--- design.v ---
`timescale 1ns / 1ps
module rotator # (
    DATA_WIDTH = 12,
    ANGLE_WIDTH = 16,
    ITERATION = 0,
    TAN_ANGLE = 0
)
(
    input clock, 
    input reset,
    input [1:0] quarter_in,
    input signed [DATA_WIDTH:0] x_in,
    input signed [DATA_WIDTH:0] y_in,
    input signed [ANGLE_WIDTH:0] z_in,
    output [1:0] quarter_out,
    output signed [DATA_WIDTH:0] x_out,
    output signed [DATA_WIDTH:0] y_out,
    output signed [ANGLE_WIDTH:0] z_out
);
    function signed [DATA_WIDTH:0] shift_register(
        input signed [DATA_WIDTH:0] register, 
        input integer n
    );
        integer i;
        begin
            shift_register = register;
            for (i = 0; i < n; i++) begin
                shift_register = {register[DATA_WIDTH], shift_register[DATA_WIDTH:1]};
            end
        end
    endfunction
    logic signed [DATA_WIDTH:0] Xd, Yd;
    assign Xd = shift_register(x_in, ITERATION);
    assign Yd = shift_register(y_in, ITERATION);   
    logic signed [DATA_WIDTH:0] X, Y; 
    logic signed [ANGLE_WIDTH:0] Z; 
    logic [1:0] Q;
    always_ff @(posedge clock) begin
        Q <= quarter_in;
        if (z_in < 0) begin
            X <= x_in + Yd;
            Y <= y_in - Xd;
            Z <= z_in + TAN_ANGLE;
        end
        else begin
            X <= x_in - Yd;
            Y <= y_in + Xd;
            Z <= z_in - TAN_ANGLE;
        end   
    end    
    assign x_out = X;
    assign y_out = Y;
    assign z_out = Z;    
    assign quarter_out = Q;
endmodule
`timescale 1ns / 1ps
module cordic_chain #(
    DATA_WIDTH = 12,
    ANGLE_WIDTH = 16,
    ITERATIONS = 16
)
(
    input clock,
    input reset,
    input [1:0] quarter_in,
    input signed [DATA_WIDTH:0] x_in,
    input signed [DATA_WIDTH:0] y_in,
    input signed [DATA_WIDTH:0] angle_in,
    output signed [DATA_WIDTH:0] x_out,
    output signed [DATA_WIDTH:0] y_out, 
    output [1:0] quarter_out 
 );
    logic [1:0] quarters [ITERATIONS:0];
    logic signed [DATA_WIDTH:0] xs [ITERATIONS:0];
    logic signed [DATA_WIDTH:0] ys [ITERATIONS:0];
    logic signed [ANGLE_WIDTH:0] zs [ITERATIONS:0];   
    assign quarters[0] = quarter_in;
    assign xs[0] = x_in;
    assign ys[0] = y_in;
    assign zs[0] = {1'b0, angle_in[DATA_WIDTH-1:0], 4'b0000};
    function [ANGLE_WIDTH:0] tan_angle; 
        input [3:0] iteration;
        begin
            case (iteration)
            4'b0000: tan_angle = 17'd25736;  
            4'b0001: tan_angle = 17'd15192;  
            4'b0010: tan_angle = 17'd8028;  
            4'b0011: tan_angle = 17'd4074;  
            4'b0100: tan_angle = 17'd2045;  
            4'b0101: tan_angle = 17'd1024;  
            4'b0110: tan_angle = 17'd512;  
            4'b0111: tan_angle = 17'd256;  
            4'b1000: tan_angle = 17'd128;  
            4'b1001: tan_angle = 17'd64;  
            4'b1010: tan_angle = 17'd32;  
            4'b1011: tan_angle = 17'd16;  
            4'b1100: tan_angle = 17'd8;  
            4'b1101: tan_angle = 17'd4;  
            4'b1110: tan_angle = 17'd2;  
            4'b1111: tan_angle = 17'd1;  
            endcase
        end
    endfunction
    genvar i;
    generate 
    for (i = 0; i < ITERATIONS; i++) begin
        rotator # (
            .DATA_WIDTH(DATA_WIDTH),
            .ANGLE_WIDTH(ANGLE_WIDTH),
            .ITERATION(i),
            .TAN_ANGLE(tan_angle(i))
        ) rotator_dut (
            .clock(clock),
            .reset(reset),
            .quarter_in(quarters[i]),
            .x_in(xs[i]),
            .y_in(ys[i]),
            .z_in(zs[i]),
            .quarter_out(quarters[i+1]),
            .x_out(xs[i+1]),
            .y_out(ys[i+1]),
            .z_out(zs[i+1])        
        );   
    end
    endgenerate
    assign x_out = xs[ITERATIONS];
    assign y_out = ys[ITERATIONS];
    assign quarter_out = quarters[ITERATIONS];
endmodule
`timescale 1ns / 1ps
module quarter_selector # (
    DATA_WIDTH = 12
)
(
    input clock, 
    input reset,
    input [1:0] quarter,
    input signed [DATA_WIDTH:0] x_in,
    input signed [DATA_WIDTH:0] y_in,
    output signed [DATA_WIDTH:0] x_out,
    output signed [DATA_WIDTH:0] y_out
);
logic [DATA_WIDTH:0] x_up, x_down;
logic [DATA_WIDTH:0] y_up, y_down;
assign x_up = x_in + 13'h800;
assign x_down = 13'h800 - x_in;
assign y_up = y_in + 13'h800;
assign y_down = 13'h800 - y_in;
logic [DATA_WIDTH:0] X, Y;
always_ff @(posedge clock) begin
    if (reset) begin
        X <= '0;
        Y <= '0;    
    end
    else begin
        case (quarter)
            2'b00: begin
                X <= x_up;
                Y <= y_up; 
            end
            2'b01: begin
                X <= x_down;
                Y <= y_up;                        
            end
            2'b10: begin
                X <= x_down;
                Y <= y_down;                                    
            end
            2'b11: begin
                X <= x_up;
                Y <= y_down;                                               
            end
        endcase    
    end
end
assign x_out = X;
assign y_out = Y;
endmodule
`timescale 1ns / 1ps
module phase_controller # (
    PHASE_WIDTH = 13
) 
(
    input clock, 
    input reset,
    output [PHASE_WIDTH-1:0] phase,
    output [1:0] quadrant   
);
localparam frequence_fraction = 8'd56;
localparam frequence_reverse_fraction = 8'd100 - frequence_fraction;
localparam phase_90 = 13'd3216;
localparam base_step = 2'd1;
localparam extended_step = 2'd2;
typedef enum logic [1:0] {
    QUADRANT_I, 
    QUADRANT_II,
    QUADRANT_III,
    QUADRANT_IV
} quadrant_state;
logic [PHASE_WIDTH-1:0] phase_out;
logic inc_en; 
logic counter_reset;
logic [15:0] counter;
always_ff @(posedge clock) begin
    if (reset) begin
        counter <= '0;
        inc_en <= '0;
    end
    else if (counter_reset) begin
        counter <= '0;
    end
    else begin
        if (counter >= 8'd100) begin
            inc_en <= '1;
            counter <= counter - frequence_reverse_fraction;
        end
        else begin
            inc_en <= '0;
            counter <= counter + frequence_fraction;
        end
    end
end
quadrant_state quadrant_out;
logic [15:0] angle_counter;
assign quadrant = quadrant_out;
assign phase = phase_out;
always_ff @(posedge clock) begin
    if (reset) begin
        quadrant_out <= QUADRANT_I;
        phase_out <= '0;
        angle_counter <= '0;
    end
    else case (quadrant_out)
        QUADRANT_I: begin
            if (angle_counter >= phase_90) begin
                quadrant_out <= QUADRANT_II;
                angle_counter <= '0;                
            end
            else begin
                if (inc_en) begin
                    phase_out <= phase_out + extended_step;
                    angle_counter <= angle_counter + extended_step;
                end
                else begin
                    phase_out <= phase_out + base_step;
                    angle_counter <= angle_counter + base_step;
                end
            end
        end
        QUADRANT_II: begin
            if (angle_counter >= phase_90) begin
                quadrant_out <= QUADRANT_III;
                angle_counter <= '0;                
            end
            else begin
                if (inc_en) begin
                    phase_out <= phase_out - extended_step;
                    angle_counter <= angle_counter + extended_step;
                end
                else begin
                    phase_out <= phase_out - base_step;
                    angle_counter <= angle_counter + base_step;
                end
            end           
        end
        QUADRANT_III: begin
            if (angle_counter >= phase_90) begin
                quadrant_out <= QUADRANT_IV;
                angle_counter <= '0;                
            end
            else begin
                if (inc_en) begin
                    phase_out <= phase_out + extended_step;
                    angle_counter <= angle_counter + extended_step;
                end
                else begin
                    phase_out <= phase_out + base_step;
                    angle_counter <= angle_counter + base_step;
                end
            end        
        end
        QUADRANT_IV: begin
            if (angle_counter >= phase_90) begin
                quadrant_out <= QUADRANT_I;
                angle_counter <= '0;                
            end
            else begin
                if (inc_en) begin
                    phase_out <= phase_out - extended_step;
                    angle_counter <= angle_counter + extended_step;
                end
                else begin
                    phase_out <= phase_out - base_step;
                    angle_counter <= angle_counter + base_step;
                end
            end                                 
        end
    endcase
end
always_ff @(posedge clock) begin
    if (reset) begin
        counter_reset <= '0;
    end
    else if (angle_counter >= phase_90) begin
        counter_reset <= '1;
    end
    else begin
        counter_reset <= '0;
    end
end
endmodule
`timescale 1ns / 1ps
module cordic # (
    DATA_WIDTH = 12
)
(
    input clock,
    input reset,    
    output signed [DATA_WIDTH:0] sine,
    output signed [DATA_WIDTH:0] cosine
);
    localparam A = 16'h04DB;  
    logic [DATA_WIDTH:0] phase;
    logic [1:0] quarter;
    logic signed [DATA_WIDTH:0] x0;
    logic signed [DATA_WIDTH:0] y0;
    assign x0 = A;
    assign y0 = '0;
    phase_controller # (
        .PHASE_WIDTH(13)
    ) phase_controller_dut (
        .clock(clock),
        .reset(reset),
        .phase(phase),
        .quadrant(quarter)
    );
    logic signed [DATA_WIDTH:0] x_out;
    logic signed [DATA_WIDTH:0] y_out;
    logic [1:0] quarter_out;
    cordic_chain # (
        .DATA_WIDTH(12),
        .ANGLE_WIDTH(16),
        .ITERATIONS(16)
    ) cordic_chain_dut (
        .clock(clock),
        .reset(reset),
        .quarter_in(quarter),
        .x_in(x0),
        .y_in(y0),
        .angle_in(phase),        
        .x_out(x_out),
        .y_out(y_out),
        .quarter_out(quarter_out)        
    );
    quarter_selector # (
        .DATA_WIDTH(12)
    ) quarter_selector_dut (
        .clock(clock),
        .reset(reset),
        .quarter(quarter_out),
        .x_in(x_out),
        .y_in(y_out),
        .x_out(cosine),
        .y_out(sine)
    );
endmodule
--- run.sh ---
#!/bin/bash
# the make line also repeats each setting of config.mk as NAME=value (left out here)
make -C /OpenROAD-flow-scripts/flow DESIGN_CONFIG=/design/flow/config.mk WORK_HOME=/design/flow/orfs CLKGATE_MAP_FILE= finish
--- config.mk ---
export PLATFORM = sky130hd
export DESIGN_NAME = cordic
export DESIGN_NICKNAME = cordic
export VERILOG_FILES = /design/flow/design.v
export SDC_FILE = /design/flow/constraint.sdc
export NUM_CORES = 4
export LEC_CHECK = 0
export ABC_AREA = 0
export CAP_MARGIN = 15
export CELL_PAD_IN_SITES_DETAIL_PLACEMENT = 2
export CELL_PAD_IN_SITES_GLOBAL_PLACEMENT = 1
export CORE_ASPECT_RATIO = 1.71
export CORE_MARGIN = 9
export CORE_UTILIZATION = 21
export CTS_CLUSTER_DIAMETER = 196
export CTS_CLUSTER_SIZE = 10
export GPL_ROUTABILITY_DRIVEN = 1
export GPL_TIMING_DRIVEN = 1
export HOLD_SLACK_MARGIN = -0.07
export MAX_ROUTING_LAYER = met4
export MIN_ROUTING_LAYER = met2
export PLACE_DENSITY_LB_ADDON = 0.02
export SETUP_SLACK_MARGIN = 0.32
export SLEW_MARGIN = 20
export TNS_END_PERCENT = 65
--- constraint.sdc ---
create_clock -name core_clock -period 2.96 [get_ports {clock}]
set_input_delay 0.5920 -clock core_clock [delete_from_list [all_inputs] [get_ports {clock}]]
set_output_delay 0.5920 -clock core_clock [all_outputs]
set_load 0.01 [all_outputs]
==> impl_metrics.csv, run 1 <==
group,metric,value,unit
outcome,outcome,"timing/DRC/antenna clean",
worst_setup_path,reg2reg_to,"cordic_chain_dut.genblk1[3].rotator_dut.Y[12]",
timing,setup_viol,0,
routing,firstDrtPassIters,5,
cts,htree_levels,3,
layout,nNetsFinal,5210,
worst_setup_path,crit_type,"flop to flop",
floorplan,dieArea,202000,sq um
logic_synthesis,topCellsByArea,"dfxtp_1 35%, ha_1 17%, xnor2_1 7.7%",
layout,fillers,20387,
timing,max-slew-margin-rel,0.504,
worst_setup_path,cp.buffers_inverters,2,
worst_setup_path,arrival,3.24,ns
logic_synthesis,xor_share,0.115,
min_path,holdCritPathClass,"flop to flop",
timing,finClkSkew,0.0317,ns
cts,cts_buffers,78,
cts,clk_latency,0.70,ns
logic_synthesis,yosysTopAreaCellShare,0.355,
timing,finalCritPeriodShare,0.905,
worst_setup_path,worst_path_max_delay_cell,"or3_4",
cts,cts_tree,"done",
global_route,grt_remaining_overflow,0,
floorplan,die_w,347,um
cts,cts_root_buffer,"clkbuf_16",
layout,final_util,0.270,
place,io_buffers,27,
worst_setup_path,rr_startpoint,"cordic_chain_dut.genblk1[2].rotator_dut.X[6]",
logic_synthesis,adder_share,0.194,
worst_setup_path,cp.depth,13,
worst_setup_path,cpMostUsedCell,"a21oi_2",
logic_synthesis,avgSynthCellArea,9.30,sq um
routing,num_vias,42901,
routing,postRouteAntennaNets,0,
logic_synthesis,ys_area,39000,sq um
logic_synthesis,syn_area,39000,sq um
logic_synthesis,edf_count,0,
worst_setup_path,endpoint,"cordic_chain_dut.genblk1[3].rotator_dut.Y[12]",
min_path,whs_endpoint,"cordic_chain_dut.genblk1[5].rotator_dut.Q[1]",
routing,drt_wl_total,141000,um
min_path,min_path_cells,0,
logic_synthesis,synth_warnings,27,
timing,grt_setup_unrepaired,"true",
cts,cts.hold.buffers_added,0,
flow_run,max_cap_violations,0,
layout,syn_to_final_growth,27.5,%
min_path,hp-start,"cordic_chain_dut.genblk1[4].rotator_dut.Q[1]",
logic_synthesis,synth_cell_types,71,
global_route,grtUsageTotal,0.217,
logic_synthesis,muxShareOfSynthArea,0.0110,
logic_synthesis,async_reset_ff_frac,0,
floorplan,pin_count,28,
worst_setup_path,cp_cell_sequence,"or3_4 -> nor3b_2 -> buf_4 -> a21oi_2 -> xnor2_1 -> buf_4 -> ha_4 -> a21oi_2 -> o21bai_1 -> a21oi_2 -> o21ai_2 -> a21oi_2 -> xnor2_2",
global_route,grt_max_degree,27,
logic_synthesis,top_cells_by_count,"690 x dfxtp_1, 539 x ha_1, 368 x nor2_1",
logic_synthesis,synthTopLogicFamily,"adder cells",
worst_setup_path,crit_required,3.52,ns
cts,clk_pin_slew,0.06,ns
cts,clock_path_buffers,3,
timing,post-route-min-period,2.68,ns
timing,worstMarginPinSlew,0.739,ns
routing,post_drt_via_cell_ratio,6.10,
worst_setup_path,cp_max_fo,3,
timing,finalHoldViolations,0,
timing,slew_violations,0,
worst_setup_path,ff2ff_setup_slack,0.28,ns
logic_synthesis,yosys.area.top_type,"dfxtp_1",
logic_synthesis,synthAoiAreaFrac,0.180,
routing,drtIter0Drc,3735,
logic_synthesis,ys_seq_frac,0.355,
floorplan,core_area,184000,sq um
global_route,grt_first_pass_wirelength,214000,um
worst_setup_path,reg2reg_depth,13,
global_route,antenna_found_initial,0,
worst_setup_path,path_delay_family,"AND-OR/OR-AND gates",
cts,clock_sinks,690,
worst_setup_path,cp_slowest_stage_delay,0.41,ns
worst_setup_path,startpoint_type,"flop",
routing,wl_per_cell,20.0,um
logic_synthesis,numSynthFlops,690,
floorplan,die_y,581,um
place,dpl.hpwl,108000,um
logic_synthesis,yosys.area_share.simple,0.117,
logic_synthesis,ys_cells,4190,
floorplan,fp_util,0.211,
flow_run,warning_count,65,
timing,fin_tns_setup,0,ns
worst_setup_path,crit_path_end_kind,"flop",
global_route,grt_pass1_vias,51571,
logic_synthesis,synth_top_cell_by_count,"dfxtp_1",
routing,drcViolationCount,0,
logic_synthesis,yosys_most_used_dff,"dfxtp_1",
floorplan,fp-row-count,206,
place,gp_congestion,0.806,
logic_synthesis,syn_inst,4190,
timing,fmax,373,MHz
worst_setup_path,startpoint,"cordic_chain_dut.genblk1[2].rotator_dut.X[6]",
-- area by class of cell --
cell class | count | area [sq um] | area share
clock inverters | 6 | 96.3 | 0.00194
flip-flops and latches | 690 | 13900 | 0.281
inverters | 243 | 938 | 0.0189
diodes | 3 | 7.51 | 0.000151
multi-input cells | 3202 | 26400 | 0.532
well taps | 2392 | 2990 | 0.0603
repair buffers | 414 | 3300 | 0.0665
clock buffers | 79 | 1980 | 0.0398
-- timing repair --
action,CTS,global route
setup buffers,25,52
pin swaps,84,186
setup endpoints to repair,113,146
gates resized,253,396
-- per-stage QoR --
stage	setup slack (ns)	hold slack, ns	cells	cell area, sq um
final	0.281	0.319	7029	49700
after detailed placement	-0.0901	0.313	6864	44400
after CTS	0.205	0.319	6974	47600
after global routing	0.125	0.319	7026	49700
after floorplan	0.241	0.310	4193	39100
after global placement	-0.0980	0.310	6864	44400
-- layer usage --
metal	global-route usage	part of all wire
met4	0.0274	0.033
met1	-	0
met2	0.314	0.67
met3	0.206	0.29
met5	-	0
==> run 2: changes to the inputs <==
- ABC_AREA: 0 -> default
- CAP_MARGIN: 15 -> 30
- CELL_PAD_IN_SITES_GLOBAL_PLACEMENT: 1 -> default
- CORE_ASPECT_RATIO: 1.71 -> default
- CORE_MARGIN: 9 -> 2
- CORE_UTILIZATION: 21 -> 26
- CTS_CLUSTER_DIAMETER: 196 -> default
- CTS_CLUSTER_SIZE: 10 -> default
- GPL_ROUTABILITY_DRIVEN: 1 -> default
- HOLD_SLACK_MARGIN: -0.07 -> default
- MAX_ROUTING_LAYER: met4 -> default
- PLACE_DENSITY: default -> 0.6
- PLACE_DENSITY_LB_ADDON: 0.02 -> default
- SETUP_SLACK_MARGIN: 0.32 -> 0.11
- SLEW_MARGIN: 20 -> 10
- TNS_END_PERCENT: 65 -> default
- clock period: 2.96 -> 5.0 ns (I/O delays scaled with it)
==> run 2 against run 1 <==
Via count grew 12%. Critical path type unchanged. Sequential share of layout area grew 3.0 points. Largest cell class unchanged. Still clean. Area after synthesis stayed put. Hold slack better by 0.0058 ns. Worst setup slack better by 0.66 ns. Final area shrank 11%. Register-to-register slack improved by 0.66 ns. Fmax fell by 34%.
==> impl_metrics.csv, run 2 <==
group,metric,value,unit
logic_synthesis,synth_top_cell_by_count,"dfxtp_1",
routing,num_vias,48091,
min_path,min_path_cells,0,
logic_synthesis,yosys.area_share.simple,0.117,
logic_synthesis,avgSynthCellArea,9.30,sq um
min_path,whs_endpoint,"cordic_chain_dut.genblk1[10].rotator_dut.Q[1]",
timing,slew_violations,0,
layout,final_util,0.297,
worst_setup_path,cp_cell_sequence,"inv_1 -> nor2_1 -> a21oi_1 -> ha_1 -> a21oi_1 -> o21ai_0 -> a2111oi_1 -> o41ai_1 -> a21oi_1 -> xnor3_1",
logic_synthesis,ys_cells,4190,
timing,worstMarginPinSlew,1.01,ns
worst_setup_path,crit_path_end_kind,"flop",
layout,nNetsFinal,4836,
cts,cts_tree,"done",
timing,fin_tns_setup,0,ns
worst_setup_path,cp_slowest_stage_delay,0.71,ns
worst_setup_path,reg2reg_to,"cordic_chain_dut.genblk1[10].rotator_dut.X[12]",
logic_synthesis,topCellsByArea,"dfxtp_1 35%, ha_1 17%, xnor2_1 7.7%",
floorplan,die_w,391,um
cts,clk_latency,0.74,ns
logic_synthesis,adder_share,0.194,
logic_synthesis,async_reset_ff_frac,0,
logic_synthesis,synth_cell_types,71,
floorplan,dieArea,153000,sq um
cts,clock_sinks,690,
worst_setup_path,arrival,4.66,ns
logic_synthesis,ys_seq_frac,0.355,
worst_setup_path,crit_type,"flop to flop",
global_route,grt_remaining_overflow,0,
timing,max-slew-margin-rel,0.328,
logic_synthesis,synthTopLogicFamily,"adder cells",
global_route,grt_pass1_vias,56818,
worst_setup_path,cp.depth,10,
logic_synthesis,synth_warnings,27,
global_route,grt_first_pass_wirelength,244000,um
outcome,outcome,"timing/DRC/antenna clean",
timing,fmax,246,MHz
place,numPlacedInstances,6112,
worst_setup_path,reg2reg_depth,10,
worst_setup_path,cp_max_fo,14,
timing,post-route-min-period,4.06,ns
timing,finClkSkew,0.0362,ns
worst_setup_path,endpoint,"cordic_chain_dut.genblk1[10].rotator_dut.X[12]",
cts,postCtsResizedCells,0,
worst_setup_path,crit_required,5.60,ns
routing,firstDrtPassIters,15,
cts,cts_buffers,79,
worst_setup_path,startpoint,"cordic_chain_dut.genblk1[9].rotator_dut.Z[16]",
cts,clock_path_buffers,3,
flow_run,max_cap_violations,0,
routing,postRouteAntennaNets,0,
logic_synthesis,syn_inst,4190,
floorplan,pin_count,28,
worst_setup_path,worst_path_max_delay_cell,"a2111oi_1",
worst_setup_path,rr_startpoint,"cordic_chain_dut.genblk1[9].rotator_dut.Z[16]",
floorplan,die_y,391,um
place,io_buffers,27,
worst_setup_path,startpoint_type,"flop",
logic_synthesis,numSynthFlops,690,
routing,drcViolationCount,0,
place,dpl.hpwl,96400,um
min_path,holdCritPathClass,"flop to flop",
logic_synthesis,edf_count,0,
worst_setup_path,cp.buffers_inverters,1,
logic_synthesis,yosys_most_used_dff,"dfxtp_1",
worst_setup_path,ff2ff_setup_slack,0.94,ns
flow_run,warning_count,63,
routing,post_drt_via_cell_ratio,7.68,
layout,fillers,16385,
cts,post_cts_buffers,0,
logic_synthesis,muxShareOfSynthArea,0.0110,
worst_setup_path,cpMostUsedCell,"a21oi_1",
global_route,antenna_found_initial,1,
logic_synthesis,yosysTopAreaCellShare,0.355,
timing,setup_viol,0,
logic_synthesis,ys_area,39000,sq um
routing,drt_wl_total,160000,um
worst_setup_path,path_delay_family,"AND-OR/OR-AND gates",
logic_synthesis,syn_area,39000,sq um
layout,syn_to_final_growth,13.9,%
cts,clk_pin_slew,0.08,ns
min_path,hp-start,"cordic_chain_dut.genblk1[9].rotator_dut.Q[1]",
layout,stdcell_count,6264,
logic_synthesis,synthAoiAreaFrac,0.180,
global_route,grt_max_degree,45,
floorplan,fp-row-count,142,
floorplan,fp_util,0.261,
logic_synthesis,top_cells_by_count,"690 x dfxtp_1, 539 x ha_1, 368 x nor2_1",
timing,grt_setup_unrepaired,"false",
routing,wl_per_cell,25.6,um
timing,finalHoldViolations,0,
place,gp_congestion,0.896,
logic_synthesis,yosys.area.top_type,"dfxtp_1",
timing,whs,0.325,ns
cts,cts_root_buffer,"clkbuf_16",
routing,drtIter0Drc,11327,
cts,cts.hold.buffers_added,0,
logic_synthesis,xor_share,0.115,
timing,finalCritPeriodShare,0.811,
floorplan,core_area,149000,sq um
cts,htree_levels,3,
global_route,grtUsageTotal,0.310,
-- run 2: final cells by class --
| class | instances | area [sq um] | area share |
|---|---|---|---|
| diodes | 7 | 17.5 | 0.000395 |
| clock buffers | 105 | 2220 | 0.0501 |
| clock inverters | 34 | 568 | 0.0128 |
| inverters | 243 | 912 | 0.0206 |
| multi-input cells | 3202 | 24000 | 0.541 |
| flip-flops and latches | 690 | 13800 | 0.311 |
| well taps | 1944 | 2430 | 0.0548 |
| repair buffers | 39 | 379 | 0.00854 |
-- run 2: through the flow --
| stage | setup WS [ns] | instance area (sq um) |
|---|---|---|
| floorplan | 1.74 | 39000 |
| global placement | 1.78 | 41500 |
| detailed placement | 1.41 | 41500 |
| CTS | 1.18 | 44300 |
| global route | 0.777 | 44400 |
| finish | 0.943 | 44400 |
-- run 2: per-layer routing --
layer / GRT usage / vias up / share of wire
li1: - / 14848 / -
met1: - / 14940 / 0
met2: 0.398 / 15530 / 0.51
met3: 0.330 / 2743 / 0.34
met4: 0.141 / 30 / 0.15
met5: 0.0536 / - / 0.0043
==> run 3: changes to the inputs <==
- ABC_AREA: default -> 0
- CAP_MARGIN: 30 -> 20
- CELL_PAD_IN_SITES_DETAIL_PLACEMENT: 2 -> default
- CORE_UTILIZATION: 26 -> 72
- CTS_CLUSTER_DIAMETER: default -> 285
- GPL_TIMING_DRIVEN: 1 -> default
- MIN_ROUTING_LAYER: met2 -> default
- PLACE_DENSITY: 0.6 -> 0.66
- SETUP_SLACK_MARGIN: 0.11 -> 0.61
- SLEW_MARGIN: 10 -> 20
- clock period: 5.0 -> 2.33 ns (I/O delays scaled with it)
==> run 3 against run 2 <==
The flow now stops in 5_1_grt. Area after synthesis unchanged. Synthesized cell count unchanged. Die area decreased by 63%.
==> impl_metrics.csv, run 3 <==
group,metric,value,unit
outcome,outcome,"aborted with a tool error",
outcome,haltStage,"5_1_grt",
outcome,error,"[ERROR DPL-0038] Utilization greater than 100%, impossible to legalize",
logic_synthesis,synthAoiAreaFrac,0.180,
logic_synthesis,top_cells_by_count,"690 x dfxtp_1, 539 x ha_1, 368 x nor2_1",
place,gp_congestion,0.883,
logic_synthesis,numSynthFlops,690,
logic_synthesis,yosys_most_used_dff,"dfxtp_1",
logic_synthesis,muxShareOfSynthArea,0.0110,
floorplan,fp_util,0.727,
logic_synthesis,ys_seq_frac,0.355,
logic_synthesis,async_reset_ff_frac,0,
logic_synthesis,xor_share,0.115,
logic_synthesis,syn_area,39000,sq um
cts,cts_root_buffer,"clkbuf_16",
cts,cts_buffers,72,
floorplan,die_y,237,um
logic_synthesis,edf_count,0,
floorplan,core_area,53600,sq um
cts,htree_levels,3,
floorplan,die_w,237,um
logic_synthesis,ys_area,39000,sq um
place,io_buffers,27,
cts,clock_sinks,690,
logic_synthesis,synth_cell_types,71,
cts,clock_path_buffers,3,
logic_synthesis,syn_inst,4190,
logic_synthesis,yosys.area.top_type,"dfxtp_1",
logic_synthesis,synthTopLogicFamily,"adder cells",
logic_synthesis,yosysTopAreaCellShare,0.355,
cts,cts.hold.buffers_added,0,
floorplan,dieArea,56000,sq um
logic_synthesis,avgSynthCellArea,9.30,sq um
logic_synthesis,synth_top_cell_by_count,"dfxtp_1",
logic_synthesis,adder_share,0.194,
logic_synthesis,synth_warnings,27,
logic_synthesis,ys_cells,4190,
floorplan,fp-row-count,85,
logic_synthesis,yosys.area_share.simple,0.117,
floorplan,pin_count,28,
logic_synthesis,topCellsByArea,"dfxtp_1 35%, ha_1 17%, xnor2_1 7.7%",
place,numPlacedInstances,5324,
place,dpl.hpwl,66200,um
-- run 3: stage by stage --
step	setup TNS (ns)	area [sq um]	hold slack [ns]	worst slack [ns]
CTS	-5.22	51200	0.323	-0.345
detailed placement	-7.77	45200	0.312	-0.328
global placement	-4.06	45200	0.310	-0.289
floorplan	-1.60	40900	0.310	-0.279
-- run 3: timing repair --
item	in CTS
resized	517
endpoints found under the setup margin	422
buffers inserted	136
pin swaps	291
==> run 4: changes to the inputs <==
- ABC_AREA: 0 -> default
- CORE_UTILIZATION: 72 -> 66
- CTS_CLUSTER_DIAMETER: 285 -> default
- MAX_ROUTING_LAYER: default -> met4
- PLACE_DENSITY: 0.66 -> default
- SETUP_SLACK_MARGIN: 0.61 -> 0.76
- clock period: 2.33 -> 4.94 ns (I/O delays scaled with it)
==> run 4 against run 3 <==
The run now finishes clean. Synthesized cell count unchanged. Area after synthesis unchanged. Die area up 8.9%.
==> impl_metrics.csv, run 4 <==
group,metric,value,unit
logic_synthesis,ys_cells,4190,
flow_run,warning_count,64,
min_path,min_path_cells,0,
routing,wl_per_cell,14.6,um
worst_setup_path,cp.buffers_inverters,1,
routing,num_vias,28601,
min_path,holdCritPathClass,"flop to flop",
cts,cts_tree,"done",
routing,firstDrtPassIters,5,
cts,clock_path_buffers,3,
place,gp_congestion,0.891,
logic_synthesis,yosysTopAreaCellShare,0.355,
worst_setup_path,cp_cell_sequence,"inv_1 -> ha_1 -> mux2i_1 -> ha_1 -> o21a_1 -> or4_2 -> o2111a_1 -> o21a_1 -> o41ai_2 -> xnor2_1",
logic_synthesis,topCellsByArea,"dfxtp_1 35%, ha_1 17%, xnor2_1 7.7%",
worst_setup_path,cp_max_fo,11,
worst_setup_path,crit_path_end_kind,"flop",
worst_setup_path,path_delay_family,"AND-OR/OR-AND gates",
worst_setup_path,cp.depth,10,
worst_setup_path,rr_startpoint,"cordic_chain_dut.genblk1[10].rotator_dut.X[12]",
timing,finalCritPeriodShare,0.674,
place,io_buffers,27,
layout,nNetsFinal,4824,
logic_synthesis,ys_area,39000,sq um
logic_synthesis,synth_top_cell_by_count,"dfxtp_1",
logic_synthesis,yosys.area_share.simple,0.117,
logic_synthesis,avgSynthCellArea,9.30,sq um
logic_synthesis,syn_inst,4190,
global_route,grt_first_pass_wirelength,125000,um
global_route,grtUsageTotal,0.251,
place,dpl.hpwl,56700,um
worst_setup_path,crit_type,"flop to flop",
cts,postCtsResizedCells,0,
logic_synthesis,syn_area,39000,sq um
cts,clk_pin_slew,0.06,ns
timing,finClkSkew,0.0204,ns
layout,syn_to_final_growth,9.24,%
cts,cts.hold.buffers_added,0,
logic_synthesis,yosys_most_used_dff,"dfxtp_1",
timing,fmax,300,MHz
routing,n_antenna_cell,0,
logic_synthesis,xor_share,0.115,
worst_setup_path,reg2reg_to,"cordic_chain_dut.genblk1[11].rotator_dut.Y[12]",
timing,max-slew-margin-rel,0.335,
logic_synthesis,synth_cell_types,71,
worst_setup_path,startpoint_type,"flop",
routing,drtIter0Drc,1159,
worst_setup_path,reg2reg_depth,10,
logic_synthesis,synthTopLogicFamily,"adder cells",
timing,setup_viol,0,
worst_setup_path,cp_slowest_stage_delay,0.67,ns
worst_setup_path,endpoint,"cordic_chain_dut.genblk1[11].rotator_dut.Y[12]",
routing,post_drt_via_cell_ratio,5.64,
cts,clock_sinks,690,
min_path,hp-start,"cordic_chain_dut.genblk1[5].rotator_dut.Z[8]",
cts,cts_root_buffer,"clkbuf_16",
timing,slew_violations,0,
logic_synthesis,adder_share,0.194,
worst_setup_path,ff2ff_setup_slack,1.61,ns
floorplan,fp_util,0.664,
global_route,grt_max_degree,45,
logic_synthesis,async_reset_ff_frac,0,
layout,seq_area,13800,sq um
timing,finalHoldViolations,0,
logic_synthesis,numSynthFlops,690,
routing,drt_wl_total,74100,um
cts,cts_buffers,73,
global_route,antenna_found_initial,0,
routing,postRouteAntennaNets,0,
min_path,whs_endpoint,"cordic_chain_dut.genblk1[6].rotator_dut.Z[8]",
logic_synthesis,ys_seq_frac,0.355,
floorplan,pin_count,28,
logic_synthesis,muxShareOfSynthArea,0.0110,
cts,clk_latency,0.61,ns
timing,post-route-min-period,3.33,ns
floorplan,dieArea,61000,sq um
floorplan,die_w,247,um
logic_synthesis,top_cells_by_count,"690 x dfxtp_1, 539 x ha_1, 368 x nor2_1",
timing,fin_tns_setup,0,ns
worst_setup_path,arrival,3.80,ns
logic_synthesis,yosys.area.top_type,"dfxtp_1",
cts,htree_levels,3,
logic_synthesis,edf_count,0,
worst_setup_path,startpoint,"cordic_chain_dut.genblk1[10].rotator_dut.X[12]",
floorplan,fp-row-count,89,
timing,grt_setup_unrepaired,"false",
floorplan,die_y,247,um
layout,fillers,4604,
flow_run,max_cap_violations,0,
worst_setup_path,worst_path_max_delay_cell,"mux2i_1",
global_route,grt_remaining_overflow,0,
worst_setup_path,crit_required,5.41,ns
outcome,outcome,"timing/DRC/antenna clean",
timing,worstMarginPinSlew,0.998,ns
logic_synthesis,synthAoiAreaFrac,0.180,
cts,post_cts_buffers,0,
logic_synthesis,synth_warnings,27,
floorplan,core_area,58700,sq um
layout,comb_area,24000,sq um
routing,drcViolationCount,0,
global_route,grt_pass1_vias,27122,
layout,final_util,0.725,
-- run 4: cell type report --
cell class / count / share of cell area
Sequential cell: 690 / 0.325
Clock buffer: 103 / 0.0520
Tap cell: 773 / 0.0227
Timing Repair Buffer: 33 / 0.00729
Multi-Input combinational cell: 3202 / 0.565
Inverter: 243 / 0.0214
Clock inverter: 29 / 0.00735
-- run 4: stage by stage --
| stage | cells | hold WS, ns | worst slack (ns) | instance area [sq um] |
|---|---|---|---|---|
| after CTS | 5073 | 0.324 | 1.62 | 42500 |
| after detailed placement | 4941 | 0.312 | 1.66 | 40000 |
| after floorplan | 4193 | 0.310 | 1.68 | 39000 |
| final | 5073 | 0.323 | 1.61 | 42500 |
| after global placement | 4941 | 0.310 | 1.73 | 40000 |
| after global routing | 5073 | 0.323 | 1.38 | 42500 |
-- run 4: layer usage --
layer,GRT usage,up-vias,wire (um)
li1,-,14965,-
met1,0.301,13146,34100
met2,0.434,369,35900
met3,0.0339,121,2170
met4,0.0810,0,1990
met5,-,-,0
==> run 5: changes to the inputs <==
- ABC_AREA: default -> 0
- CAP_MARGIN: 20 -> 15
- CELL_PAD_IN_SITES_GLOBAL_PLACEMENT: default -> 0
- CORE_ASPECT_RATIO: default -> 0.84
- CORE_UTILIZATION: 66 -> 72
- GPL_ROUTABILITY_DRIVEN: default -> 1
- GPL_TIMING_DRIVEN: default -> 1
- HOLD_SLACK_MARGIN: default -> -0.07
- MIN_ROUTING_LAYER: default -> met1
- SETUP_SLACK_MARGIN: 0.76 -> 0.32
- clock period: 4.94 -> 2.55 ns (I/O delays scaled with it)
==> run 5 against run 4 <==
The flow now stops in 5_1_grt. Area after synthesis stayed put. Synthesized cell count unchanged. Die area shrank 8.2%.
==> impl_metrics.csv, run 5 <==
group,metric,value,unit
outcome,outcome,"aborted with a tool error",
outcome,haltStage,"5_1_grt",
logic_synthesis,yosys.area_share.simple,0.117,
floorplan,fp-row-count,78,
logic_synthesis,avgSynthCellArea,9.30,sq um
logic_synthesis,async_reset_ff_frac,0,
logic_synthesis,ys_cells,4190,
logic_synthesis,synth_cell_types,71,
logic_synthesis,yosysTopAreaCellShare,0.355,
floorplan,fp_util,0.724,
logic_synthesis,topCellsByArea,"dfxtp_1 35%, ha_1 17%, xnor2_1 7.7%",
place,io_buffers,27,
floorplan,core_area,53800,sq um
cts,clock_path_buffers,3,
cts,htree_levels,3,
logic_synthesis,muxShareOfSynthArea,0.0110,
cts,cts_buffers,70,
cts,clock_sinks,690,
logic_synthesis,edf_count,0,
logic_synthesis,ys_seq_frac,0.355,
logic_synthesis,synth_warnings,27,
logic_synthesis,synthAoiAreaFrac,0.180,
place,gp_congestion,0.914,
floorplan,pin_count,28,
logic_synthesis,ys_area,39000,sq um
place,dpl.hpwl,59600,um
logic_synthesis,adder_share,0.194,
place,numPlacedInstances,5056,
logic_synthesis,syn_inst,4190,
logic_synthesis,syn_area,39000,sq um
logic_synthesis,numSynthFlops,690,
floorplan,die_y,217,um
logic_synthesis,synthTopLogicFamily,"adder cells",
logic_synthesis,yosys.area.top_type,"dfxtp_1",
cts,cts_root_buffer,"clkbuf_16",
logic_synthesis,xor_share,0.115,
logic_synthesis,top_cells_by_count,"690 x dfxtp_1, 539 x ha_1, 368 x nor2_1",
logic_synthesis,synth_top_cell_by_count,"dfxtp_1",
logic_synthesis,yosys_most_used_dff,"dfxtp_1",
floorplan,die_w,258,um
floorplan,dieArea,56000,sq um
-- run 5: per-stage QoR --
stage               instance area (sq um)  setup slack, ns  hold WS (ns)
floorplan                           39900          -0.0598         0.310
global placement                    42000          -0.0811         0.310
detailed placement                  42000           -0.144         0.312
CTS                                 47500           -0.145         0.314
-- run 5: repair_timing --
action                     in CTS
setup buffers                 147
pin swaps                     282
setup endpoints to repair     182
hold buffers                    0
cloned                          0
resized                       472
==> run 6: changes to the inputs <==
- ABC_AREA: 0 -> default
- CAP_MARGIN: 15 -> 20
- CELL_PAD_IN_SITES_GLOBAL_PLACEMENT: 0 -> default
- CORE_ASPECT_RATIO: 0.84 -> default
- CTS_CLUSTER_SIZE: default -> 21
- GPL_ROUTABILITY_DRIVEN: 1 -> default
- GPL_TIMING_DRIVEN: 1 -> default
- HOLD_SLACK_MARGIN: -0.07 -> default
- MAX_ROUTING_LAYER: met4 -> default
- MIN_ROUTING_LAYER: met1 -> default
- PLACE_DENSITY: default -> 0.6
- SETUP_SLACK_MARGIN: 0.32 -> -0.22
- clock period: 2.55 -> 2.3 ns (I/O delays scaled with it)
==> run 6 against run 5 <==
The layout now fails its checks (capacitance limit, slew limit, setup timing). Die area about the same. Area after synthesis unchanged. Synthesized cell count is the same.
==> impl_metrics.csv, run 6 <==
group,metric,value,unit
worst_setup_path,cp.depth,12,
floorplan,fp-row-count,85,
layout,comb_area,26400,sq um
cts,clock_path_buffers,3,
routing,post_drt_via_cell_ratio,7.14,
routing,drcViolationCount,0,
logic_synthesis,ys_seq_frac,0.355,
logic_synthesis,synth_cell_types,71,
routing,drt_wl_total,155000,um
logic_synthesis,synthTopLogicFamily,"adder cells",
layout,fillers,1469,
min_path,min_path_cells,0,
worst_setup_path,endpoint,"cordic_chain_dut.genblk1[8].rotator_dut.X[11]",
timing,finClkSkew,0.0414,ns
worst_setup_path,cp.buffers_inverters,2,
layout,nNetsFinal,5567,
logic_synthesis,xor_share,0.115,
timing,setup_viol,247,
worst_setup_path,cp_max_fo,4,
place,dpl.hpwl,66600,um
logic_synthesis,numSynthFlops,690,
timing,max-slew-margin-rel,-0.255,
logic_synthesis,synth_top_cell_by_count,"dfxtp_1",
global_route,grt_max_degree,27,
cts,clk_pin_slew,0.07,ns
floorplan,die_y,237,um
timing,fmax,227,MHz
global_route,grt_first_pass_wirelength,177000,um
place,io_buffers,27,
logic_synthesis,adder_share,0.194,
place,dp_worst_setup_slack,-0.409,ns
logic_synthesis,ys_area,39000,sq um
layout,final_cell_area,50800,sq um
floorplan,fp_util,0.727,
logic_synthesis,avgSynthCellArea,9.30,sq um
worst_setup_path,reg2reg_to,"cordic_chain_dut.genblk1[8].rotator_dut.X[11]",
logic_synthesis,synth_warnings,27,
cts,cts_tree,"done",
global_route,antenna_found_initial,16,
cts,cts_root_buffer,"clkbuf_16",
worst_setup_path,crit_type,"flop to flop",
worst_setup_path,arrival,4.92,ns
logic_synthesis,synthAoiAreaFrac,0.180,
timing,post-route-min-period,4.40,ns
floorplan,core_area,53600,sq um
flow_run,warning_count,67,
min_path,holdCritPathClass,"flop to flop",
min_path,whs_endpoint,"cordic_chain_dut.genblk1[7].rotator_dut.Z[5]",
routing,wl_per_cell,27.0,um
worst_setup_path,path_delay_family,"AND-OR/OR-AND gates",
cts,htree_levels,3,
timing,worstMarginPinSlew,1.87,ns
min_path,hp-start,"cordic_chain_dut.genblk1[6].rotator_dut.Z[5]",
worst_setup_path,worst_path_max_delay_cell,"a211oi_1",
routing,drtIter0Drc,5651,
cts,clock_sinks,690,
logic_synthesis,yosysTopAreaCellShare,0.355,
worst_setup_path,startpoint,"cordic_chain_dut.genblk1[7].rotator_dut.Y[11]",
place,gp_congestion,0.913,
worst_setup_path,crit_path_end_kind,"flop",
outcome,outcome,"complete, but fails checks",
logic_synthesis,edf_count,0,
floorplan,die_w,237,um
outcome,violations,"capacitance limit, slew limit, setup timing",
floorplan,dieArea,56000,sq um
logic_synthesis,muxShareOfSynthArea,0.0110,
worst_setup_path,startpoint_type,"flop",
logic_synthesis,syn_area,39000,sq um
logic_synthesis,yosys_most_used_dff,"dfxtp_1",
layout,syn_to_final_growth,30.4,%
flow_run,max_cap_violations,1,
timing,finalHoldViolations,0,
worst_setup_path,cp_cell_sequence,"nor2_1 -> and2_4 -> inv_1 -> ha_1 -> inv_1 -> o21ai_2 -> ha_1 -> a21oi_1 -> nor2_1 -> a211oi_1 -> o21ai_2 -> xor2_1",
logic_synthesis,top_cells_by_count,"690 x dfxtp_1, 539 x ha_1, 368 x nor2_1",
routing,num_vias,41082,
worst_setup_path,cp_slowest_stage_delay,1.43,ns
place,dpl_cell_area,45400,sq um
worst_setup_path,reg2reg_depth,12,
logic_synthesis,ys_cells,4190,
routing,firstDrtPassIters,9,
logic_synthesis,yosys.area.top_type,"dfxtp_1",
routing,postRouteAntennaNets,0,
timing,slew_violations,2,
logic_synthesis,yosys.area_share.simple,0.117,
timing,finalCritPeriodShare,1.91,
timing,grt_setup_unrepaired,"true",
global_route,grt_pass1_vias,36693,
cts,clk_latency,0.68,ns
global_route,grt_remaining_overflow,0,
timing,setup_ws,-2.10,ns
layout,seq_area,13900,sq um
logic_synthesis,topCellsByArea,"dfxtp_1 35%, ha_1 17%, xnor2_1 7.7%",
worst_setup_path,rr_startpoint,"cordic_chain_dut.genblk1[7].rotator_dut.Y[11]",
logic_synthesis,async_reset_ff_frac,0,
worst_setup_path,ff2ff_setup_slack,-2.10,ns
floorplan,pin_count,28,
logic_synthesis,syn_inst,4190,
global_route,grtUsageTotal,0.382,
worst_setup_path,crit_required,2.82,ns
cts,cts.hold.buffers_added,0,
cts,cts_buffers,72,
## run 6: cell type report
type                            instances  area share
Timing Repair Buffer                  777       0.118
Sequential cell                       690       0.274
Clock buffer                          104      0.0420
Inverter                              243      0.0185
Tap cell                              696      0.0171
Multi-Input combinational cell       3202       0.520
Antenna cell                           12    0.000591
Clock inverter                         29     0.00990
## run 6: timing repair
action | CTS | global route
endpoints found under the hold margin | 0 | 0
pin swaps | 124 | 205
setup endpoints to repair | 79 | 134
buffers inserted | 41 | 54
resized | 185 | 392
## run 6: layer usage
layer / global-route usage / wire [um]
met5: 0 / 323
met4: 0.222 / 17800
met3: 0.0602 / 19200
met2: 0.707 / 69000
met1: 0.410 / 49100
## run 6: per-stage QoR
step | setup TNS, ns | cells | util | hold WS (ns)
finish | -72.51 | 5753 | 0.947 | 0.315
detailed placement | -24.52 | 5552 | 0.847 | 0.312
global route | -93.71 | 5743 | 0.947 | 0.321
global placement | -17.68 | 5552 | 0.847 | 0.310
CTS | -20.78 | 5714 | 0.912 | 0.312
floorplan | -9.26 | 4193 | - | 0.310
==> run 7: changes to the inputs <==
- ABC_AREA: default -> 1
- CTS_CLUSTER_SIZE: 21 -> default
- PLACE_DENSITY: 0.6 -> 0.42
- SETUP_SLACK_MARGIN: -0.22 -> default
- clock period: 2.3 -> 2.52 ns (I/O delays scaled with it)
==> run 7 against run 6 <==
The run now finishes clean. Area after synthesis is 1.7% higher. Final area is 14% lower. Register-to-register slack better by 2.2 ns. Critical path depth is 1 higher. Die area is 1.7% higher. Critical endpoint is now cordic_chain_dut.genblk1[8].rotator_dut.Y[10]. Largest cell class unchanged.
==> impl_metrics.csv, run 7 <==
group,metric,value,unit
worst_setup_path,cp_max_fo,4,
logic_synthesis,adder_share,0.190,
worst_setup_path,path_delay_family,"AND-OR/OR-AND gates",
cts,cts_buffers,74,
cts,htree_levels,3,
min_path,holdCritPathClass,"flop to flop",
global_route,grtUsageTotal,0.282,
timing,finClkSkew,0.0184,ns
layout,fillers,3739,
floorplan,dieArea,56900,sq um
place,io_buffers,27,
min_path,min_path_cells,0,
routing,post_drt_via_cell_ratio,5.50,
worst_setup_path,startpoint,"cordic_chain_dut.genblk1[7].rotator_dut.X[8]",
logic_synthesis,edf_count,0,
timing,finalHoldViolations,0,
worst_setup_path,crit_type,"flop to flop",
worst_setup_path,crit_required,3.03,ns
layout,seq_area,13800,sq um
timing,fmax,408,MHz
worst_setup_path,crit_path_end_kind,"flop",
routing,n_antenna_cell,0,
timing,slew_violations,0,
timing,max-slew-margin-rel,0.580,
worst_setup_path,cp.buffers_inverters,2,
global_route,grt_pass1_vias,30723,
logic_synthesis,synthAoiAreaFrac,0.134,
cts,clock_sinks,690,
logic_synthesis,yosysTopAreaCellShare,0.349,
timing,worstMarginPinSlew,0.627,ns
logic_synthesis,top_cells_by_count,"814 x nand2_1, 690 x dfxtp_1, 557 x a21oi_1",
floorplan,fp-row-count,85,
global_route,grt_remaining_overflow,0,
logic_synthesis,xor_share,0.112,
floorplan,die_w,239,um
timing,finalCritPeriodShare,0.972,
worst_setup_path,endpoint,"cordic_chain_dut.genblk1[8].rotator_dut.Y[10]",
flow_run,warning_count,64,
routing,drcViolationCount,0,
routing,num_vias,31496,
global_route,grt_first_pass_wirelength,136000,um
layout,nNetsFinal,5555,
logic_synthesis,syn_area,39600,sq um
cts,clk_latency,0.61,ns
worst_setup_path,worst_path_max_delay_cell,"dfxtp_1",
floorplan,pin_count,28,
logic_synthesis,numSynthFlops,690,
logic_synthesis,synth_warnings,27,
worst_setup_path,ff2ff_setup_slack,0.07,ns
logic_synthesis,synth_top_cell_by_count,"nand2_1",
place,gp_congestion,0.900,
global_route,antenna_found_initial,0,
logic_synthesis,muxShareOfSynthArea,0,
worst_setup_path,cp_cell_sequence,"inv_1 -> ha_1 -> inv_1 -> nor2_2 -> o21ai_0 -> o21ai_0 -> ha_1 -> nand3_1 -> nand2_1 -> nand2_1 -> o211ai_1 -> a21oi_1 -> xor2_1",
global_route,grt_max_degree,28,
worst_setup_path,rr_startpoint,"cordic_chain_dut.genblk1[7].rotator_dut.X[8]",
cts,cts_tree,"done",
timing,post-route-min-period,2.45,ns
worst_setup_path,reg2reg_to,"cordic_chain_dut.genblk1[8].rotator_dut.Y[10]",
layout,syn_to_final_growth,10.5,%
logic_synthesis,synth_cell_types,52,
logic_synthesis,syn_inst,4844,
routing,drt_wl_total,80500,um
worst_setup_path,reg2reg_depth,13,
routing,wl_per_cell,14.1,um
worst_setup_path,startpoint_type,"flop",
cts,cts.hold.buffers_added,0,
floorplan,die_y,239,um
worst_setup_path,arrival,2.96,ns
logic_synthesis,yosys.area_share.simple,0.160,
min_path,hp-start,"cordic_chain_dut.genblk1[6].rotator_dut.Z[1]",
cts,clk_pin_slew,0.06,ns
logic_synthesis,ys_area,39600,sq um
logic_synthesis,avgSynthCellArea,8.18,sq um
logic_synthesis,async_reset_ff_frac,0,
floorplan,core_area,54100,sq um
routing,firstDrtPassIters,6,
logic_synthesis,synthTopLogicFamily,"adder cells",
worst_setup_path,cp_slowest_stage_delay,0.37,ns
logic_synthesis,yosys_most_used_dff,"dfxtp_1",
logic_synthesis,yosys.area.top_type,"dfxtp_1",
cts,clock_path_buffers,3,
routing,postRouteAntennaNets,0,
flow_run,max_cap_violations,0,
logic_synthesis,ys_cells,4844,
place,dpl.hpwl,60400,um
cts,cts_root_buffer,"clkbuf_16",
routing,drtIter0Drc,1585,
layout,stdcell_count,5727,
logic_synthesis,ys_seq_frac,0.349,
worst_setup_path,cp.depth,13,
place,numPlacedInstances,5587,
floorplan,fp_util,0.732,
outcome,outcome,"timing/DRC/antenna clean",
layout,comb_area,24000,sq um
logic_synthesis,topCellsByArea,"dfxtp_1 35%, ha_1 17%, xor2_1 8.4%",
min_path,whs_endpoint,"cordic_chain_dut.genblk1[7].rotator_dut.Z[1]",
timing,setup_viol,0,
-- run 7: per-stage QoR --
| stage | instance area (sq um) | TNS [ns] | worst slack [ns] | util | hold WS (ns) |
|---|---|---|---|---|---|
| 2_1_floorplan | 39600 | 0 | 0.000874 | - | 0.310 |
| 3_3_place_gp | 41000 | 0 | 0.0898 | 0.757 | 0.310 |
| 3_5_place_dp | 41000 | 0 | 0.0400 | 0.757 | 0.312 |
| 4_1_cts | 43500 | 0 | 0.000612 | 0.803 | 0.319 |
| 5_1_grt | 43800 | -0.331 | -0.0727 | 0.809 | 0.330 |
| 6_report | 43800 | 0 | 0.0695 | 0.809 | 0.322 |
-- run 7: what timing repair did --
| action | in CTS | in global routing |
|---|---|---|
| pin swaps | 0 | 5 |
| gates resized | 1 | 79 |
| endpoints found under the setup margin | 1 | 56 |
| buffers inserted | 0 | 7 |
-- run 7: area by class of cell --
cell class / instances / area share
clock inverters: 28 / 0.00666
repair buffers: 79 / 0.0151
multi-input cells: 3597 / 0.547
flip-flops and latches: 690 / 0.316
well taps: 696 / 0.0199
inverters: 532 / 0.0456
clock buffers: 105 / 0.0503
-- run 7: per-layer routing --
layer / share of wire / global-route usage
met5: 0 / 0
met4: 0.031 / 0.0983
met3: 0.034 / 0.0364
met2: 0.50 / 0.520
met1: 0.44 / 0.335
==> run 8: changes to the inputs <==
- CAP_MARGIN: 20 -> 15
- CELL_PAD_IN_SITES_GLOBAL_PLACEMENT: default -> 0
- CORE_MARGIN: 2 -> 9
- CORE_UTILIZATION: 72 -> 61
- GPL_ROUTABILITY_DRIVEN: default -> 1
- GPL_TIMING_DRIVEN: default -> 1
- HOLD_SLACK_MARGIN: default -> -0.07
- MAX_ROUTING_LAYER: default -> met4
- MIN_ROUTING_LAYER: default -> met1
- PLACE_DENSITY: 0.42 -> default
- PLACE_DENSITY_LB_ADDON: default -> 0.02
- SETUP_SLACK_MARGIN: default -> 0.32
- clock period: 2.52 -> 4.31 ns (I/O delays scaled with it)
==> run 8 against run 7 <==
Still clean. Final area decreased by 0.37%. Critical path depth down 2. Die area is 31% higher. Routed wire length fell by 2.9%. Global-route usage decreased by 6.5 points. Via count down 2.7%. Area after synthesis stayed put. Core utilization fell by 13 points. Highest routed layer unchanged.
==> impl_metrics.csv, run 8 <==
group,metric,value,unit
min_path,hp-start,"cordic_chain_dut.genblk1[10].rotator_dut.Z[2]",
floorplan,fp-row-count,93,
floorplan,core_area,64300,sq um
routing,post_drt_via_cell_ratio,5.24,
layout,fillers,5494,
worst_setup_path,crit_required,4.85,ns
worst_setup_path,cp_max_fo,14,
routing,wl_per_cell,13.4,um
worst_setup_path,path_delay_family,"AND-OR/OR-AND gates",
worst_setup_path,cp.depth,11,
logic_synthesis,avgSynthCellArea,8.18,sq um
global_route,grtUsageTotal,0.217,
routing,postRouteAntennaNets,0,
cts,clock_path_buffers,3,
global_route,grt_pass1_vias,29753,
routing,drcViolationCount,0,
worst_setup_path,cp.buffers_inverters,2,
floorplan,pin_count,28,
flow_run,warning_count,62,
timing,finalCritPeriodShare,0.669,
logic_synthesis,synth_cell_types,52,
timing,fin_tns_setup,0,ns
logic_synthesis,adder_share,0.190,
worst_setup_path,endpoint,"cordic_chain_dut.genblk1[5].rotator_dut.Y[9]",
logic_synthesis,synthAoiAreaFrac,0.134,
logic_synthesis,syn_inst,4844,
layout,nNetsFinal,5512,
logic_synthesis,muxShareOfSynthArea,0,
logic_synthesis,synthTopLogicFamily,"adder cells",
logic_synthesis,edf_count,0,
logic_synthesis,yosys.area_share.simple,0.160,
logic_synthesis,yosys.area.top_type,"dfxtp_1",
cts,cts_buffers,76,
worst_setup_path,crit_type,"flop to flop",
logic_synthesis,numSynthFlops,690,
routing,drtIter0Drc,1565,
timing,finalHoldViolations,0,
worst_setup_path,cpMostUsedCell,"o21ai_0",
worst_setup_path,cp_slowest_stage_delay,0.60,ns
worst_setup_path,reg2reg_to,"cordic_chain_dut.genblk1[5].rotator_dut.Y[9]",
routing,num_vias,30653,
logic_synthesis,ys_seq_frac,0.349,
logic_synthesis,yosysTopAreaCellShare,0.349,
worst_setup_path,cp_cell_sequence,"clkinv_1 -> nand2_1 -> o21ai_0 -> xor2_1 -> inv_1 -> ha_1 -> nand2_1 -> o21ai_0 -> a21oi_1 -> o21ai_0 -> xor2_1",
layout,stdcell_count,5846,
routing,firstDrtPassIters,6,
timing,whs,0.315,ns
cts,clock_sinks,690,
outcome,outcome,"timing/DRC/antenna clean",
cts,clk_pin_slew,0.06,ns
flow_run,max_cap_violations,0,
place,numPlacedInstances,5708,
cts,htree_levels,3,
place,gp_congestion,0.875,
timing,fmax,347,MHz
worst_setup_path,rr_startpoint,"cordic_chain_dut.genblk1[4].rotator_dut.Z[16]",
worst_setup_path,startpoint,"cordic_chain_dut.genblk1[4].rotator_dut.Z[16]",
worst_setup_path,arrival,3.43,ns
logic_synthesis,synth_top_cell_by_count,"nand2_1",
layout,final_util,0.678,
floorplan,die_y,273,um
floorplan,fp_util,0.616,
worst_setup_path,crit_path_end_kind,"flop",
logic_synthesis,top_cells_by_count,"814 x nand2_1, 690 x dfxtp_1, 557 x a21oi_1",
floorplan,dieArea,74500,sq um
timing,setup_viol,0,
cts,cts_tree,"done",
min_path,min_path_cells,0,
min_path,whs_endpoint,"cordic_chain_dut.genblk1[11].rotator_dut.Z[2]",
global_route,grt_first_pass_wirelength,136000,um
worst_setup_path,reg2reg_depth,11,
timing,grt_setup_unrepaired,"false",
global_route,grt_max_degree,28,
floorplan,die_w,273,um
timing,max-slew-margin-rel,0.475,
global_route,grt_remaining_overflow,0,
min_path,holdCritPathClass,"flop to flop",
logic_synthesis,syn_area,39600,sq um
logic_synthesis,ys_area,39600,sq um
logic_synthesis,yosys_most_used_dff,"dfxtp_1",
timing,slew_violations,0,
logic_synthesis,xor_share,0.112,
cts,cts.hold.buffers_added,0,
worst_setup_path,startpoint_type,"flop",
worst_setup_path,ff2ff_setup_slack,1.43,ns
timing,post-route-min-period,2.88,ns
worst_setup_path,worst_path_max_delay_cell,"dfxtp_1",
routing,n_antenna_cell,0,
timing,finClkSkew,0.0257,ns
logic_synthesis,synth_warnings,27,
routing,drt_wl_total,78200,um
place,dpl.hpwl,60700,um
logic_synthesis,ys_cells,4844,
cts,postCtsResizedCells,0,
layout,syn_to_final_growth,10.1,%
cts,clk_latency,0.63,ns
place,io_buffers,27,
global_route,antenna_found_initial,0,
cts,cts_root_buffer,"clkbuf_16",
timing,worstMarginPinSlew,0.786,ns
cts,post_cts_buffers,0,
logic_synthesis,async_reset_ff_frac,0,
logic_synthesis,topCellsByArea,"dfxtp_1 35%, ha_1 17%, xor2_1 8.4%",
## run 8: per-stage QoR
stage	instance area [sq um]	worst slack, ns
CTS	43600	1.47
finish	43600	1.43
global route	43600	0.982
detailed placement	40900	1.52
floorplan	39600	1.76
global placement	40900	1.60
## run 8: final cells by class
cell class              count  area [sq um]  share of cell area
well taps                 855          1070              0.0245
flip-flops and latches    690         13800               0.317
clock inverters            37           611              0.0140
inverters                 532          2000              0.0458
clock buffers             101          2160              0.0494
repair buffers             34           323             0.00740
multi-input cells        3597         23700               0.542
## run 8: per-layer routing
metal / share of wire / global-route usage / vias to the layer above / wire length [um]
met3: 0.034 / 0.0323 / 117 / 2660
met5: 0 / - / - / 0
met1: 0.46 / 0.262 / 13854 / 36200
li1: - / - / 16328 / -
met2: 0.49 / 0.378 / 354 / 38000
met4: 0.017 / 0.0517 / 0 / 1300
==> run 9: changes to the inputs <==
- CAP_MARGIN: 15 -> 20
- CELL_PAD_IN_SITES_GLOBAL_PLACEMENT: 0 -> default
- CORE_MARGIN: 9 -> 2
- CORE_UTILIZATION: 61 -> 72
- CTS_CLUSTER_DIAMETER: default -> 285
- GPL_ROUTABILITY_DRIVEN: 1 -> default
- GPL_TIMING_DRIVEN: 1 -> default
- HOLD_SLACK_MARGIN: -0.07 -> default
- MAX_ROUTING_LAYER: met4 -> default
- MIN_ROUTING_LAYER: met1 -> default
- PLACE_DENSITY: default -> 0.64
- PLACE_DENSITY_LB_ADDON: 0.02 -> default
- SETUP_SLACK_MARGIN: 0.32 -> -0.14
- clock period: 4.31 -> 2.01 ns (I/O delays scaled with it)
==> run 9 against run 8 <==
The flow now stops in 5_1_grt. Area after synthesis unchanged. Die area fell by 24%. Synthesized cell count unchanged.
==> impl_metrics.csv, run 9 <==
group,metric,value,unit
floorplan,fp_util,0.732,
logic_synthesis,numSynthFlops,690,
logic_synthesis,yosys.area_share.simple,0.160,
logic_synthesis,async_reset_ff_frac,0,
logic_synthesis,syn_inst,4844,
floorplan,core_area,54100,sq um
cts,clock_path_buffers,3,
floorplan,dieArea,56900,sq um
floorplan,die_y,239,um
outcome,error,"[ERROR DPL-0038] Utilization greater than 100%, impossible to legalize",
cts,cts_root_buffer,"clkbuf_16",
floorplan,die_w,239,um
logic_synthesis,synth_cell_types,52,
logic_synthesis,syn_area,39600,sq um
floorplan,fp-row-count,85,
logic_synthesis,topCellsByArea,"dfxtp_1 35%, ha_1 17%, xor2_1 8.4%",
logic_synthesis,adder_share,0.190,
logic_synthesis,ys_seq_frac,0.349,
logic_synthesis,yosys_most_used_dff,"dfxtp_1",
cts,htree_levels,3,
floorplan,pin_count,28,
logic_synthesis,xor_share,0.112,
logic_synthesis,synth_warnings,27,
place,dpl.hpwl,69200,um
place,io_buffers,27,
logic_synthesis,synthTopLogicFamily,"adder cells",
logic_synthesis,yosys.area.top_type,"dfxtp_1",
logic_synthesis,synth_top_cell_by_count,"nand2_1",
logic_synthesis,ys_area,39600,sq um
cts,cts.hold.buffers_added,0,
logic_synthesis,yosysTopAreaCellShare,0.349,
logic_synthesis,muxShareOfSynthArea,0,
logic_synthesis,synthAoiAreaFrac,0.134,
cts,cts_buffers,74,
logic_synthesis,top_cells_by_count,"814 x nand2_1, 690 x dfxtp_1, 557 x a21oi_1",
place,gp_congestion,0.916,
outcome,outcome,"aborted with a tool error",
logic_synthesis,edf_count,0,
logic_synthesis,avgSynthCellArea,8.18,sq um
cts,clock_sinks,690,
outcome,haltStage,"5_1_grt",
logic_synthesis,ys_cells,4844,
-- run 9: stage by stage --
stage / worst slack [ns] / instances / area, sq um / hold slack (ns)
4_1_cts: -0.215 / 6400 / 50200 / 0.309
2_1_floorplan: -0.134 / 4847 / 39700 / 0.310
3_5_place_dp: -0.405 / 6233 / 46000 / 0.312
3_3_place_gp: -0.332 / 6233 / 46000 / 0.310
-- run 9: what timing repair did --
action,4_1_cts
setup buffers,36
setup endpoints to repair,131
resized,372
pin swaps,164
